// buck_v1_0
module buck_v1_0 #(
  parameter model_data_width = 25,
  parameter model_decimal_width = 16
)(
  input aclk, 
  input resetn, 
  input clock_enable,
  input pwm, 
  input signed [model_data_width-1:0] input_voltage,
  input signed [model_data_width-1:0] period_inductor,
  input signed [model_data_width-1:0] period_capacitor,
  input signed [model_data_width-1:0] inverse_resistor,
  output reg signed [model_data_width-1:0] inductor_current,
  output signed [model_data_width-1:0] capacitor_current,
  output signed [model_data_width-1:0] output_current,
  output reg signed [model_data_width-1:0] output_voltage  
);
  wire signed [model_data_width-1:0] voltage_diff;  
  wire signed [(model_data_width*2)-1:0] voltage_diff_intl_2width;  
  wire signed [model_data_width-1:0] voltage_diff_intl;  
  wire signed [(model_data_width*2)-1:0] capacitor_current_intc_2width;  
  wire signed [model_data_width-1:0] capacitor_current_intc;  
  wire signed [(model_data_width*2)-1:0] output_current_2width;  
  assign voltage_diff = pwm? input_voltage - output_voltage: -output_voltage;
  assign voltage_diff_intl_2width = voltage_diff * period_inductor;
  assign voltage_diff_intl = voltage_diff_intl_2width >>> model_decimal_width;
  always @(posedge aclk)
    if (!resetn)
      inductor_current <= 0;
    else 
      if (clock_enable)
        inductor_current <= inductor_current + voltage_diff_intl;
  assign capacitor_current = inductor_current - output_current;
  assign capacitor_current_intc_2width = capacitor_current * period_capacitor;
  assign capacitor_current_intc = capacitor_current_intc_2width >>> model_decimal_width;
  always @(posedge aclk)
    if (!resetn)
      output_voltage <= 0;
    else 
      if (clock_enable)
  ...
Size: ~7,200 cells after synthesis, about 50 flip-flops, ~200 I/O pins, ~0.064 mm2 of cells after synthesis.
Settings: LEC_CHECK=0, CAP_MARGIN=40, CELL_PAD_IN_SITES_DETAIL_PLACEMENT=2, CORE_MARGIN=2, CORE_UTILIZATION=40, CTS_CLUSTER_SIZE=22, GPL_ROUTABILITY_DRIVEN=0, MAX_ROUTING_LAYER=met5, SLEW_MARGIN=20; clock period 16.9 ns.
run.sh (not shown) runs the stock make flow with config.mk's settings and CLKGATE_MAP_FILE=.
The starting point failed in global routing.
Rerun with:
CAP_MARGIN = 20   (was 40)
CELL_PAD_IN_SITES_DETAIL_PLACEMENT = default   (was 2)
CORE_UTILIZATION = 65   (was 40)
CTS_CLUSTER_DIAMETER = 362   (was default)
CTS_CLUSTER_SIZE = 100   (was 22)
GPL_ROUTABILITY_DRIVEN = default   (was 0)
MAX_ROUTING_LAYER = default   (was met5)
clock period = 42.3 ns   (was 16.9 ns; I/O delays follow)
Result: With this change the flow finished clean. Synthesized area is unchanged. Synthesized cell count does not change. Die size fell by 38%.
Rerun with:
ABC_AREA = 1   (was default)
CORE_ASPECT_RATIO = 0.5   (was default)
CORE_UTILIZATION = 72   (was 65)
PLACE_DENSITY = 0.35   (was default)
SETUP_SLACK_MARGIN = 1.49   (was default)
TNS_END_PERCENT = 5   (was default)
clock period = 14.5 ns   (was 42.3 ns; I/O delays follow)
Now the flow completed and failed the layout checks on negative setup slack. Sequential share of layout area went down by 0.22 points. Sequential cell count does not change. Via count went up by a quarter to a third. Synthesized cell count went up by about a fifth. Final cell count went up by a quarter to a third. Global-route usage went up by 15 points.
Rerun with:
CORE_UTILIZATION = 64   (was 72)
CTS_CLUSTER_DIAMETER = 291   (was 362)
SETUP_SLACK_MARGIN = default   (was 1.49)
clock period = 20.0 ns   (was 14.5 ns; I/O delays follow)
Effect: With this change the flow finished clean. Cell count is lower by a few percent. Routed wire length is lower by a few percent. Synthesized cell count does not change. Core utilization is lower by 16 points. Global-route usage is lower by 7.0 points. Die area is higher by roughly a tenth. Area after synthesis stays the same.
Rerun with:
ABC_AREA = default   (was 1)
CORE_ASPECT_RATIO = default   (was 0.5)
CORE_UTILIZATION = 40   (was 64)
CTS_CLUSTER_DIAMETER = default   (was 291)
CTS_CLUSTER_SIZE = default   (was 100)
PLACE_DENSITY = default   (was 0.35)
TNS_END_PERCENT = default   (was 5)
clock period = 25.4 ns   (was 20.0 ns; I/O delays follow)
=> The new run completed with no timing, DRC or antenna violations. Synthesized cell count is lower by about 16%. Critical path depth falls by 7. Wire length decreases by 15%. Register-to-register slack gains 2.9 ns. Cell area went down by about 5%. Global-route usage went down by 19 points. Non-clock buffer count is lower by 223. Die size goes up by about 50%. Final cell count falls by 9.2%.

---

buck_v1_0 again, from the RTL that the note above started with.
Settings: LEC_CHECK=0, ABC_AREA=0, CAP_MARGIN=15, CORE_MARGIN=2, CORE_UTILIZATION=72, CTS_CLUSTER_DIAMETER=299, HOLD_SLACK_MARGIN=0.29, MAX_ROUTING_LAYER=met4, SETUP_SLACK_MARGIN=3.66, SLEW_MARGIN=20; clock period 14.1 ns.
The baseline completed and failed the layout checks on setup timing.
Edit:
Settings changed: ABC_AREA 0 to 1, CAP_MARGIN 15 to 20, CORE_UTILIZATION 72 to 71, CTS_CLUSTER_DIAMETER 299 to unset, CTS_CLUSTER_SIZE set to 34, SETUP_SLACK_MARGIN 3.66 to unset.
The changed run produced a layout that fails on setup timing.
Design area goes up by a few percent.
Utilization decreases by 1.7 points.
Clock-buffer cell count rises by 2.
Hold slack improves by 0.046 ns.
Edit:
Settings changed: ABC_AREA 1 to unset, CORE_UTILIZATION 71 to 72, CTS_CLUSTER_DIAMETER set to 155, CTS_CLUSTER_SIZE 34 to unset, HOLD_SLACK_MARGIN 0.29 to unset.
Clock period 14.1 ns to 18.3 ns, I/O delays scaled along.
- The changed run finished with setup timing left
- die size came out lower by 5.2%
- worst setup slack improves by 2.2 ns
- non-clock buffer count decreases by 258
- core utilization falls by 2.4 points
- global-route usage goes down by 13 points
- design area drops by 8.0%
- synthesized cell count is lower by 16%
- hold slack is worse by 0.10 ns
- wire length is lower by 30%
Edit:
Settings changed: CORE_UTILIZATION 72 to 71, CTS_CLUSTER_DIAMETER 155 to 273, CTS_CLUSTER_SIZE set to 34, SETUP_SLACK_MARGIN set to 3.66.
Clock period 18.3 ns to 14.1 ns, I/O delays scaled along.
Outcome: The changed run reached the layout checks and failed them: setup timing; die size came out higher by 1.4%; first-iteration DRC count came out higher by 27%; clock skew came out lower by 0.0080 ns; count of clock-buffer cells in the layout stays the same; core utilization came out higher by 2.0 points; cell count came out higher by 2.3%; routed wire length came out higher by 5.8%; global-route usage came out higher by 0.80 points; critical path depth came out higher by 3.

---

run 1:
buck_v1_0 again, from the RTL that the note above started with.
clock: 14.1 ns
lec_check: 0
abc_area: 0
cap_margin: 20
core_margin: 2
core_utilization: 71
cts_cluster_size: 34
hold_slack_margin: 0.29
max_routing_layer: met4
setup_slack_margin: 1.75
slew_margin: 20
In run 1 the implementation ran to completion but is not tape-out ready, as the final checks report setup timing.
Edits applied to the flow inputs when going from run 1 to run 2:
Settings: HOLD_SLACK_MARGIN: 0.29 -> unset; MAX_ROUTING_LAYER: met4 -> unset; CORE_UTILIZATION: 71 -> 40; SETUP_SLACK_MARGIN: 1.75 -> unset; CTS_CLUSTER_SIZE: 34 -> unset; ABC_AREA: 0 -> unset; the clock period (ns, I/O delays scaled along): 14.1 -> 28.0.
Layout checks on run 1: not met. Flow itself completed; violations: setup timing.
Run 2 was carried through to the last stage, and its layout satisfied the timing, DRC and antenna checks.
Between run 1 and run 2, the flow reports wire length on met3 decreasing by more than a quarter.
Per the comparison of run 2 with run 1, vertical die size has increased, met3 demand-to-capacity share in global routing has decreased, count of TritonRoute iterations in the first routing pass has decreased.
Critical path depth is lower on run 2
For run 3, these inputs were changed with respect to run 2:
Settings: CTS_CLUSTER_SIZE now 36, previously not set; CTS_CLUSTER_DIAMETER now 271, previously not set; CORE_UTILIZATION now 71, was 40; the clock period (ns, I/O delays scaled along) now 14.3, was 28.0.
==> results <==
The final report for run 3 shows a completed flow and a layout that fails verification, specifically setup timing. Compared with run 2, run 3 ends up with more cell area. Routed metal-1 wirelength ended up about 16% lower on run 3 than on run 2. In the flow results for run 3 and run 2, the total via count after detailed routing is smaller on run 2. Measured against run 3, the non-clock buffer count of run 2 comes out at 0.33 times the reference value.
Inputs modified between run 3 and run 4:
Settings: putting PLACE_DENSITY_LB_ADDON at 0.11 where nothing was set; putting HOLD_SLACK_MARGIN at 0.29 where nothing was set; putting SETUP_SLACK_MARGIN at -0.69 where nothing was set; putting MAX_ROUTING_LAYER at met4 where nothing was set; putting ABC_AREA at 1 where nothing was set.
==> comparison <==
- met5 as the highest metal layer with signal wires was reported by run 3, and met4 by run 4.
- What the final checks of run 4 revealed, after a flow that finished every stage, was a layout that fails on setup timing.
- Final checks on run 3, whose flow otherwise completed, came back failing, citing setup timing.
- Diff run 3 -> run 4: post-synthesis chip area from yosys now sits higher.

---

## build 78
The RTL this note starts from:
==> flow/design.v <==
module buck_v1_0 #(
  parameter model_data_width = 25,
  parameter model_decimal_width = 16
)(
  input aclk, 
  input resetn, 
  input clock_enable,
  input pwm, 
  input signed [model_data_width-1:0] input_voltage,
  input signed [model_data_width-1:0] period_inductor,
  input signed [model_data_width-1:0] period_capacitor,
  input signed [model_data_width-1:0] inverse_resistor,
  output reg signed [model_data_width-1:0] inductor_current,
  output signed [model_data_width-1:0] capacitor_current,
  output signed [model_data_width-1:0] output_current,
  output reg signed [model_data_width-1:0] output_voltage  
);
  wire signed [model_data_width-1:0] voltage_diff;  
  wire signed [(model_data_width*2)-1:0] voltage_diff_intl_2width;  
  wire signed [model_data_width-1:0] voltage_diff_intl;  
  wire signed [(model_data_width*2)-1:0] capacitor_current_intc_2width;  
  wire signed [model_data_width-1:0] capacitor_current_intc;  
  wire signed [(model_data_width*2)-1:0] output_current_2width;  
  assign voltage_diff = pwm? input_voltage - output_voltage: -output_voltage;
  assign voltage_diff_intl_2width = voltage_diff * period_inductor;
  assign voltage_diff_intl = voltage_diff_intl_2width >>> model_decimal_width;
  always @(posedge aclk)
    if (!resetn)
      inductor_current <= 0;
    else 
      if (clock_enable)
        inductor_current <= inductor_current + voltage_diff_intl;
  assign capacitor_current = inductor_current - output_current;
  assign capacitor_current_intc_2width = capacitor_current * period_capacitor;
  assign capacitor_current_intc = capacitor_current_intc_2width >>> model_decimal_width;
  always @(posedge aclk)
    if (!resetn)
      output_voltage <= 0;
    else 
      if (clock_enable)
        output_voltage <= output_voltage + capacitor_current_intc;
  assign output_current_2width = output_voltage * inverse_resistor;
  assign output_current = output_current_2width >>> model_decimal_width;
endmodule
clock: 20.0 ns
lec_check: 0
abc_area: 1
cap_margin: 20
core_aspect_ratio: 0.5
core_margin: 2
core_utilization: 66
cts_cluster_diameter: 291
cts_cluster_size: 100
place_density: 0.35
setup_slack_margin: 4.45
slew_margin: 20
tns_end_percent: 5
Looking at the reports, build 78 completed the entire flow and the layout it produced met the timing, DRC and antenna checks.
Input-level comparison between build 62 and build 78:
- an added HOLD_SLACK_MARGIN of 0.29
- a change of ABC_AREA from 1 to 0
- a change of SETUP_SLACK_MARGIN from 4.45 to 1.49
- a change of CTS_CLUSTER_DIAMETER from 291 to 362
- a change of CORE_UTILIZATION from 66 to 72
- a change of the clock period (ns, I/O delays scaled along) from 20.0 to 14.5
Findings:
Build 62 had finished all stages when the layout checks came back failing, citing negative setup slack.
Build 78: flow completed, timing, DRC and antenna clean
output_voltage[24]$_SDFFE_PN0P_ as the endpoint of the worst setup timing path was reported by build 62, and output_voltage[22]$_SDFFE_PN0P_ by build 78.
[compare] base=build 78 new=build 62: final cell area excluding filler cells moved up; area of the multi-input gates moved up; mean cell area of the mapped netlist moved up; placed instance area moved up; area inside the core boundary moved down.
### build 62 -> build 83
- a deleted TNS_END_PERCENT that had been 5
- a change of CORE_UTILIZATION from 72 to 40
- a deleted SETUP_SLACK_MARGIN that had been 1.49
- a deleted HOLD_SLACK_MARGIN that had been 0.29
- a change of CTS_CLUSTER_SIZE from 100 to 11
- a deleted ABC_AREA that had been 0
- a deleted PLACE_DENSITY that had been 0.35
- a deleted CTS_CLUSTER_DIAMETER that had been 362
- a change of the clock period (ns, I/O delays scaled along) from 14.5 to 28.0
[summary]
The post-route fraction of the period consumed by the critical path of build 83 is lower than that of build 62. | buffers inserted during post-CTS setup optimization | lower: build 83 |. The run with more routed wire is build 62, not build 83. Post-placement cell area is higher on build 62. Compared to build 62, build 83 shows a wider setup margin. Build 83 completed end to end with timing, DRC and antenna clean. Build 83 ends up with a first-pass GRT wire length that is 5.8% lower than in build 62. Comparing build 83 and build 62, post-layout net count is higher on build 62.
Edits applied to the flow inputs when going from build 83 to build 47:
- HOLD_SLACK_MARGIN now 0.28, previously not set
- TNS_END_PERCENT now 5, previously not set
- CORE_UTILIZATION now 65, was 40
For the area added between synthesis and finish, build 47 came in 1.8 points lower than build 83 did.
| number of cells traversed by the worst hold path | build 47 vs build 83 | ≈ equal |
From build 83 to build 47 the numbers moved as follows: flop-to-flop setup slack increased 0.44 ns; standard cell area after detailed placement decreased 0.0012 mm².
The inputs of build 30 differ from those of build 47 as listed below.
- CTS_CLUSTER_SIZE removed (was 11)
- CORE_ASPECT_RATIO removed (was 0.5)
- HOLD_SLACK_MARGIN removed (was 0.28)
- TNS_END_PERCENT removed (was 5)
- the clock period (ns, I/O delays scaled along) changed from 28.0 to 25.4
==> comparison <==
- Re area of the synthesized netlist per yosys stat: no difference whatsoever between build 30 and build 47.
- Build 47 and build 30 ended up with nearly the same synthesis-to-finish area growth.
- Status: count of nets after finishing parity (build 30, build 47)
- Measured against build 30, the routed wire length of build 47 comes out at 1.09 times the reference value.
- Between build 47 and build 30, the fraction of area in clock buffers and inverters figures differ only marginally.
- Build 30 ends up with lower critical path data required time than build 47 does.
